==> trial 6 <==
==> flow/design.v <==
module JAM (
input CLK,
input RST,
output reg [2:0] W,
output reg [2:0] J,
input [6:0] Cost,
output reg [3:0] MatchCount,
output reg [9:0] MinCost,
output reg Valid );
reg [2:0] n_state;
reg [2:0] c_state;
reg [2:0] max_index;
reg [2:0] max;
reg [2:0] sortlist [0:7];
reg directions [0:7];
reg sortable;
reg [2:0] list_index;
reg [9:0] cost_sum;
reg [9:0] cost_min;
parameter IDLE          = 3'd0,
          CAL_COST      = 3'd1,
          MIN_CONFIRM   = 3'd2,
          MOVE          = 3'd3,
          FIN           = 3'd4
;
always@(posedge CLK or posedge RST) begin
    if (RST) c_state <= IDLE;
    else c_state <= n_state;
end
always@(*) begin
    case(c_state)
        IDLE : n_state = CAL_COST;
        CAL_COST : n_state = (W == 3'd7) ? MIN_CONFIRM : c_state;
        MIN_CONFIRM : n_state = MOVE;
        MOVE : n_state = (sortable == 1'b0) ? FIN : CAL_COST;
        default : n_state = c_state;
    endcase
end
always @(posedge CLK or posedge RST) begin
    if(RST) list_index <= 3'd0;
    else if(n_state == CAL_COST) list_index <= list_index + 3'd1;
    else list_index <= 3'd0;
end
always @(posedge CLK or posedge RST) begin
    if(RST)begin
        sortlist[0] <= 3'd0;
        sortlist[1] <= 3'd1;
        sortlist[2] <= 3'd2;
        sortlist[3] <= 3'd3;
        sortlist[4] <= 3'd4;
        sortlist[5] <= 3'd5;
        sortlist[6] <= 3'd6;
        sortlist[7] <= 3'd7;
    end
    else if(c_state == MOVE && sortable == 1'b1)begin
        if(directions[sortlist[max_index]] == 1'b0)begin
            sortlist[max_index] <= sortlist[max_index-1];
            sortlist[max_index-1] <= sortlist[max_index];
        end
        else if(directions[sortlist[max_index]] == 1'b1)begin
            sortlist[max_index] <= sortlist[max_index+1];
            sortlist[max_index+1] <= sortlist[max_index];
        end
    end
end
always @(posedge CLK or posedge RST) begin
    if(RST)begin
        directions[0] <= 1'b0;
        directions[1] <= 1'b0;
        directions[2] <= 1'b0;
        directions[3] <= 1'b0;
        directions[4] <= 1'b0;
        directions[5] <= 1'b0;
        directions[6] <= 1'b0;
        directions[7] <= 1'b0;
    end
    else if(c_state == MOVE && sortable == 1'b1)begin
        directions[sortlist[0]] <= (sortlist[max_index] < sortlist[0]) ? ~directions[sortlist[0]] : directions[sortlist[0]];
        directions[sortlist[1]] <= (sortlist[max_index] < sortlist[1]) ? ~directions[sortlist[1]] : directions[sortlist[1]];
        directions[sortlist[2]] <= (sortlist[max_index] < sortlist[2]) ? ~directions[sortlist[2]] : directions[sortlist[2]];
        directions[sortlist[3]] <= (sortlist[max_index] < sortlist[3]) ? ~directions[sortlist[3]] : directions[sortlist[3]];
        directions[sortlist[4]] <= (sortlist[max_index] < sortlist[4]) ? ~directions[sortlist[4]] : directions[sortlist[4]];
        directions[sortlist[5]] <= (sortlist[max_index] < sortlist[5]) ? ~directions[sortlist[5]] : directions[sortlist[5]];
        directions[sortlist[6]] <= (sortlist[max_index] < sortlist[6]) ? ~directions[sortlist[6]] : directions[sortlist[6]];
        directions[sortlist[7]] <= (sortlist[max_index] < sortlist[7]) ? ~directions[sortlist[7]] : directions[sortlist[7]];
    end
end
always @(*) begin
    begin
        max_index = 3'd0;
        max = 3'd0;
        if(max < sortlist[0] && (directions[sortlist[0]] == 1'b1 && sortlist[0] > sortlist[1]))begin
            max = sortlist[0];
            max_index = 3'd0;
        end
        if(max < sortlist[1] &&((directions[sortlist[1]] == 1'b0 && sortlist[1] > sortlist[0])||(directions[sortlist[1]] == 1'b1 && sortlist[1] > sortlist[2])))begin
            max = sortlist[1];
            max_index = 3'd1;
        end
        if(max < sortlist[2] &&((directions[sortlist[2]] == 1'b0 && sortlist[2] > sortlist[1])||(directions[sortlist[2]] == 1'b1 && sortlist[2] > sortlist[3])))begin
            max = sortlist[2];
            max_index = 3'd2;
        end
        if(max < sortlist[3] &&((directions[sortlist[3]] == 1'b0 && sortlist[3] > sortlist[2])||(directions[sortlist[3]] == 1'b1 && sortlist[3] > sortlist[4])))begin
            max = sortlist[3];
            max_index = 3'd3;
        end
        if(max < sortlist[4] &&((directions[sortlist[4]] == 1'b0 && sortlist[4] > sortlist[3])||(directions[sortlist[4]] == 1'b1 && sortlist[4] > sortlist[5])))begin
            max = sortlist[4];
            max_index = 3'd4;
        end
        if(max < sortlist[5] &&((directions[sortlist[5]] == 1'b0 && sortlist[5] > sortlist[4])||(directions[sortlist[5]] == 1'b1 && sortlist[5] > sortlist[6])))begin
            max = sortlist[5];
            max_index = 3'd5;
        end
        if(max < sortlist[6] &&((directions[sortlist[6]] == 1'b0 && sortlist[6] > sortlist[5])||(directions[sortlist[6]] == 1'b1 && sortlist[6] > sortlist[7])))begin
            max = sortlist[6];
            max_index = 3'd6;
        end
        if(max < sortlist[7] &&((directions[sortlist[7]] == 1'b0 && sortlist[7] > sortlist[6])))begin
            max = sortlist[7];
            max_index = 3'd7;
        end
    end
end
always @(*) begin
    sortable = 1'b0;
    sortable = ( directions[sortlist[0]] == 1'b1 && sortlist[0] > sortlist[1]) ? 1'b1 : sortable;
    sortable = ((directions[sortlist[1]] == 1'b0 && sortlist[1] > sortlist[0])||(directions[sortlist[1]] == 1'b1 && sortlist[1] > sortlist[2])) ? 1'b1 : sortable;
    sortable = ((directions[sortlist[2]] == 1'b0 && sortlist[2] > sortlist[1])||(directions[sortlist[2]] == 1'b1 && sortlist[2] > sortlist[3])) ? 1'b1 : sortable;
    sortable = ((directions[sortlist[3]] == 1'b0 && sortlist[3] > sortlist[2])||(directions[sortlist[3]] == 1'b1 && sortlist[3] > sortlist[4])) ? 1'b1 : sortable;
    sortable = ((directions[sortlist[4]] == 1'b0 && sortlist[4] > sortlist[3])||(directions[sortlist[4]] == 1'b1 && sortlist[4] > sortlist[5])) ? 1'b1 : sortable;
    sortable = ((directions[sortlist[5]] == 1'b0 && sortlist[5] > sortlist[4])||(directions[sortlist[5]] == 1'b1 && sortlist[5] > sortlist[6])) ? 1'b1 : sortable;
    sortable = ((directions[sortlist[6]] == 1'b0 && sortlist[6] > sortlist[5])||(directions[sortlist[6]] == 1'b1 && sortlist[6] > sortlist[7])) ? 1'b1 : sortable;
    sortable = ( directions[sortlist[7]] == 1'b0 && sortlist[7] > sortlist[6]) ? 1'b1 : sortable;
end
always @(posedge CLK or posedge RST) begin
    if(RST) W <= 3'd0;
    else if(c_state == CAL_COST) W <= list_index;
end
always @(*) begin
    J = sortlist[W];
end
always @(posedge CLK or posedge RST) begin
    if(RST) cost_sum <= 10'd0;
    else if(c_state == CAL_COST) cost_sum <= cost_sum + Cost;
    else cost_sum <= 10'd0;
end
always @(posedge CLK or posedge RST) begin
    if(RST) cost_min <= 10'd1023;
    else if(c_state == MIN_CONFIRM) cost_min <= (cost_min > cost_sum) ? cost_sum : cost_min;
end
always @(posedge CLK or posedge RST) begin
    if(RST) MinCost <= 10'd0;
    else if(c_state == FIN) MinCost <= cost_min;
end
always @(posedge CLK or posedge RST) begin
    if(RST) MatchCount <= 4'd0;
    else if(c_state == MIN_CONFIRM)begin
        if(cost_min > cost_sum) MatchCount <= 4'd1;
        else if(cost_min == cost_sum) MatchCount <= MatchCount + 4'd1;
    end
end
always @(posedge CLK or posedge RST) begin
    if(RST) Valid <= 1'b0;
    else if(c_state == FIN) Valid <= 1'b1;
end
endmodule
==> flow/run.sh <==
#!/bin/bash
# the make line also repeats each setting of config.mk as NAME=value (left out here)
make -C /OpenROAD-flow-scripts/flow DESIGN_CONFIG=/design/flow/config.mk WORK_HOME=/design/flow/orfs CLKGATE_MAP_FILE= finish
==> flow/config.mk <==
export PLATFORM = sky130hd
export DESIGN_NAME = JAM
export DESIGN_NICKNAME = JAM
export VERILOG_FILES = /design/flow/design.v
export SDC_FILE = /design/flow/constraint.sdc
export NUM_CORES = 4
export LEC_CHECK = 0
export ABC_AREA = 1
export CAP_MARGIN = 20
export CELL_PAD_IN_SITES_GLOBAL_PLACEMENT = 3
export CORE_ASPECT_RATIO = 1.39
export CORE_MARGIN = 2
export CORE_UTILIZATION = 58
export CTS_CLUSTER_DIAMETER = 190
export GPL_ROUTABILITY_DRIVEN = 0
export MAX_ROUTING_LAYER = met4
export PLACE_DENSITY_LB_ADDON = 0.04
export SLEW_MARGIN = 40
export TNS_END_PERCENT = 90
==> flow/constraint.sdc <==
create_clock -name core_clock -period 14.8 [get_ports {CLK}]
set_input_delay 2.9600 -clock core_clock [delete_from_list [all_inputs] [get_ports {CLK}]]
set_output_delay 2.9600 -clock core_clock [all_outputs]
set_load 0.01 [all_outputs]
==> build 47 (differences from trial 6) <==
Settings changed: CELL_PAD_IN_SITES_GLOBAL_PLACEMENT 3 to unset, CORE_ASPECT_RATIO 1.39 to unset, CORE_UTILIZATION 58 to 65, CTS_CLUSTER_DIAMETER 190 to unset, GPL_ROUTABILITY_DRIVEN 0 to unset, MAX_ROUTING_LAYER met4 to unset, PLACE_DENSITY_LB_ADDON 0.04 to unset, SLEW_MARGIN 40 to 20, TNS_END_PERCENT 90 to unset.
==> flow/constraint.sdc (replaced) <==
create_clock -name core_clock -period 15.4 [get_ports {CLK}]
set_input_delay 3.0800 -clock core_clock [delete_from_list [all_inputs] [get_ports {CLK}]]
set_output_delay 3.0800 -clock core_clock [all_outputs]
set_load 0.01 [all_outputs]
==> trial 42 (differences from trial 6) <==
Settings changed: ABC_AREA 1 to unset, CELL_PAD_IN_SITES_GLOBAL_PLACEMENT 3 to unset, CORE_ASPECT_RATIO 1.39 to unset, CTS_CLUSTER_DIAMETER 190 to unset, GPL_ROUTABILITY_DRIVEN 0 to unset, MAX_ROUTING_LAYER met4 to unset, PLACE_DENSITY_LB_ADDON 0.04 to unset, SETUP_SLACK_MARGIN set to -0.69, SLEW_MARGIN 40 to 20, TNS_END_PERCENT 90 to unset.
==> flow/constraint.sdc (replaced) <==
create_clock -name core_clock -period 13.1 [get_ports {CLK}]
set_input_delay 2.6200 -clock core_clock [delete_from_list [all_inputs] [get_ports {CLK}]]
set_output_delay 2.6200 -clock core_clock [all_outputs]
set_load 0.01 [all_outputs]
==> qor summary <==
item	trial 6	build 47	trial 42
Non-clock inverter instance count of the final layout	-	207	54
Most prevalent standard cell on the critical path	-	sky130_fd_sc_hd__nand2_1	sky130_fd_sc_hd__ha_4
Detailed route wirelength on metal3	-	4.34 mm	4.90 mm
Worst Hold Path EP	-	list_index[0]$_DFF_PP0_	list_index[0]$_DFF_PP0_
Slew at the pin closest to its max-slew limit	-	1.14 ns	1.07 ns
Worst Min Path Start	-	list_index[0]$_DFF_PP0_	list_index[0]$_DFF_PP0_
Sequential standard cell area	-	1980 µm²	1980 µm²
Type of the setup path with the least slack	-	reg2reg	reg2reg
Final hold violation count	-	0	0
CP Depth	-	57	65
Total chip power	-	0.608 mW	0.775 mW
Count of nets after finishing	-	1,460	1,347
Area fraction of the dominant cell type after synthesis	15.3%	15.3%	14.9%
Run status	did not finish	finished clean	finished with violations
Last stage reached	global placement without I/O (3_1_place_gp_skip_io)	-	-
Violated checks	-	-	setup timing
H-tree depth	-	3	3
Routed length on met1	-	12.2 mm	14.7 mm
Worst slack at placement	-	2.96 ns	-0.374 ns
Total area of multi-input combinational cells	-	5970 µm²	7050 µm²

========
==> inputs of build 72 <==
Starts from the design.v that is shown in full above.
clock: 11.7 ns
lec_check: 0
cap_margin: 40
core_margin: 2
core_utilization: 68
hold_slack_margin: 0.29
setup_slack_margin: -0.82
slew_margin: 20
run.sh (not shown) runs the stock make flow with config.mk's settings and CLKGATE_MAP_FILE=.
==> build 97 (differences from build 72) <==
--- a/flow/config.mk
+++ b/flow/config.mk
@@ -7,7 +7,5 @@
 export LEC_CHECK = 0
-export CAP_MARGIN = 40
+export CAP_MARGIN = 20
 export CORE_MARGIN = 2
-export CORE_UTILIZATION = 68
-export HOLD_SLACK_MARGIN = 0.29
-export SETUP_SLACK_MARGIN = -0.82
+export CORE_UTILIZATION = 70
 export SLEW_MARGIN = 20
==> flow/constraint.sdc (replaced) <==
create_clock -name core_clock -period 6.24 [get_ports {CLK}]
set_input_delay 1.2480 -clock core_clock [delete_from_list [all_inputs] [get_ports {CLK}]]
set_output_delay 1.2480 -clock core_clock [all_outputs]
set_load 0.01 [all_outputs]
==> trial 85 (differences from build 72) <==
--- a/flow/config.mk
+++ b/flow/config.mk
@@ -7,7 +7,8 @@
 export LEC_CHECK = 0
-export CAP_MARGIN = 40
+export CAP_MARGIN = 5
 export CORE_MARGIN = 2
-export CORE_UTILIZATION = 68
-export HOLD_SLACK_MARGIN = 0.29
-export SETUP_SLACK_MARGIN = -0.82
+export CORE_UTILIZATION = 72
+export CTS_CLUSTER_SIZE = 21
+export PLACE_DENSITY = 0.4
+export SETUP_SLACK_MARGIN = 1.82
 export SLEW_MARGIN = 20
==> flow/constraint.sdc (replaced) <==
create_clock -name core_clock -period 6.24 [get_ports {CLK}]
set_input_delay 1.2480 -clock core_clock [delete_from_list [all_inputs] [get_ports {CLK}]]
set_output_delay 1.2480 -clock core_clock [all_outputs]
set_load 0.01 [all_outputs]
==> trial 44 (differences from build 72) <==
--- a/flow/config.mk
+++ b/flow/config.mk
@@ -7,7 +7,7 @@
 export LEC_CHECK = 0
-export CAP_MARGIN = 40
+export ABC_AREA = 1
+export CAP_MARGIN = 20
 export CORE_MARGIN = 2
-export CORE_UTILIZATION = 68
-export HOLD_SLACK_MARGIN = 0.29
-export SETUP_SLACK_MARGIN = -0.82
+export CORE_UTILIZATION = 72
+export CTS_CLUSTER_SIZE = 10
 export SLEW_MARGIN = 20
==> flow/constraint.sdc (replaced) <==
create_clock -name core_clock -period 15.0 [get_ports {CLK}]
set_input_delay 3.0000 -clock core_clock [delete_from_list [all_inputs] [get_ports {CLK}]]
set_output_delay 3.0000 -clock core_clock [all_outputs]
set_load 0.01 [all_outputs]
==> comparison table <==
quantity                                                                                        trial 85                    trial 44              build 97                    build 72
Run status                                                                                did not finish    timing/DRC/antenna clean        did not finish              did not finish
Stage where the flow stopped                                                        clock tree synthesis                           -  clock tree synthesis              global routing
Cell count after synthesis                                                                          1158                        1375                  1158                        1158
CTS root buf                                                                                           -  sky130_fd_sc_hd__clkbuf_16                     -  sky130_fd_sc_hd__clkbuf_16
Synth Area in Adders                                                                               9.87%                       10.1%                 9.87%                       9.87%
Hold buffer count at cts                                                                               -                           0                     -                           0
HPWL after detailed placement                                                                    33.6 mm                     23.1 mm               34.0 mm                     27.5 mm
CTS max path bufs                                                                                      -                           2                     -                           2
DP Cell Count                                                                                       1579                        1536                  1582                        1513
Post-synthesis average cell area                                                                7.95 µm²                    6.54 µm²              7.95 µm²                    7.95 µm²
Inserted Clock Buffers                                                                                 -                           9                     -                           9
Part of the Yosys area used for sequential elements                                                21.5%                       22.0%                 21.5%                       21.5%
Post-Synth AOI/OAI Area                                                                            27.4%                       22.2%                 27.4%                       27.4%
Post-synthesis chip area from yosys                                                          0.00921 mm²                 0.00899 mm²           0.00921 mm²                 0.00921 mm²
Final estimated routing congestion in global placement                                              1.23                        1.12                  1.21                        1.14
Floorplan die height                                                                              117 µm                      116 µm                119 µm                      120 µm
Number of distinct library cell variants in the gate-level netlist after synthesis                    93                          67                    93                          93
Top cell area share                                                                                14.9%                       15.3%                 14.9%                       14.9%
Multiplexer fraction of the synthesized cell area                                                  10.3%                          0%                 10.3%                       10.3%
Die outline width                                                                                 117 µm                      116 µm                119 µm                      120 µm
Synth Area in XOR/XNOR                                                                             1.81%                      0.292%                 1.81%                       1.81%

========
==> exp/sierra <==
RTL: the design.v shown in full above, as it stands there.
clock: 17.4 ns
lec_check: 0
abc_area: 1
cap_margin: 20
cell_pad_in_sites_detail_placement: 0
core_aspect_ratio: 0.81
core_margin: 2
core_utilization: 68
cts_cluster_diameter: 95
setup_slack_margin: 0.32
slew_margin: 5
tns_end_percent: 80
==> exp/tundra: changes against exp/sierra <==
Settings changed: ABC_AREA 1 to not set, CELL_PAD_IN_SITES_DETAIL_PLACEMENT 0 to not set, CORE_ASPECT_RATIO 0.81 to 1.39, CORE_UTILIZATION 68 to 40, CTS_CLUSTER_DIAMETER 95 to not set, SETUP_SLACK_MARGIN 0.32 to not set, TNS_END_PERCENT 80 to 90.
==> flow/constraint.sdc (replaced) <==
create_clock -name core_clock -period 14.8 [get_ports {CLK}]
set_input_delay 2.9600 -clock core_clock [delete_from_list [all_inputs] [get_ports {CLK}]]
set_output_delay 2.9600 -clock core_clock [all_outputs]
set_load 0.01 [all_outputs]
==> exp/juniper: changes against exp/sierra <==
Settings changed: ABC_AREA 1 to 0, CELL_PAD_IN_SITES_DETAIL_PLACEMENT 0 to 2, CORE_MARGIN 2 to 9, CORE_UTILIZATION 68 to 17, PLACE_DENSITY_LB_ADDON set to 0.25.
==> flow/constraint.sdc (replaced) <==
create_clock -name core_clock -period 12.4 [get_ports {CLK}]
set_input_delay 2.4800 -clock core_clock [delete_from_list [all_inputs] [get_ports {CLK}]]
set_output_delay 2.4800 -clock core_clock [all_outputs]
set_load 0.01 [all_outputs]
==> summary.txt <==
Latest figures from synthesis and place and route.

The layout report lists the multi-input gate area as 0.00693 sq mm. The final clock period utilization by the worst path is 94.4%. The flow ran to the end and the layout has no timing, DRC or antenna violations. The mux contribution to synthesized area is 10.3%. Per report_power, the Sequential row totals 0.277 mW.

Buffers outside the clock tree occupy 8.65% of the routed design's cell area. The sum of internal, switching and leakage power is 0.685 mW. According to the Yosys statistics, the synthesized design has a chip area of 0.00921 sq mm. The minimum setup slack among reg-to-reg paths is 0.82 ns. On met1, the global router reports a usage of 34.0%. Per the layout report, the design carries 12 clock buffers.

The met3 usage in global routing is 5.06%. The setup slack after layout is 0.824 ns. In the CTS report, the clock slew at the register clock pins of the worst setup and hold paths is listed as 0.06 ns. Across all hold checks on the routed design, the worst slack comes to 0.437 ns.
Source of the figures above: exp/tundra

==> summary.txt <==
Latest figures from synthesis and place and route.

The yosys synthesis chip area is 0.00921 sq mm. In this run, power in flip-flops and latches comes to 0.331 mW. The multi-input logic area is 0.00768 sq mm.

The run finished, with violations left. For met1 alone, demand over resource in global routing was 20.9%. The final timing report gives a worst setup slack of -0.998 ns. The mux contribution to synthesized area is 10.3%. The final clock period utilization by the worst path is 108%. In this run the register-to-register setup slack is -1.0 ns.

From the final report, the count of setup violators was given as 32. The met3 usage in global routing is 2.86%. The report lists the violated layout checks as negative setup slack. The final-layout clock buffer total is 11.
Source of the figures above: exp/juniper

==> summary.txt <==
Latest figures from synthesis and place and route.

The flow ran to the end and the layout has no timing, DRC or antenna violations. Final hold analysis gives a worst-case slack of 0.478 ns. The fraction of met1 tracks used by global routing is 65.3%. The final power report lists total power as 0.570 mW.

After layout, the worst setup slack is 4.43 ns. The layout has 9 clock buffers. In the final layout, the multi-input gates occupy 0.00597 sq mm. The synthesis run shows multiplexers occupying 0% of the cell area.
Source of the figures above: exp/sierra

Power figures rest on the tool's default switching activity, not on a simulated workload.
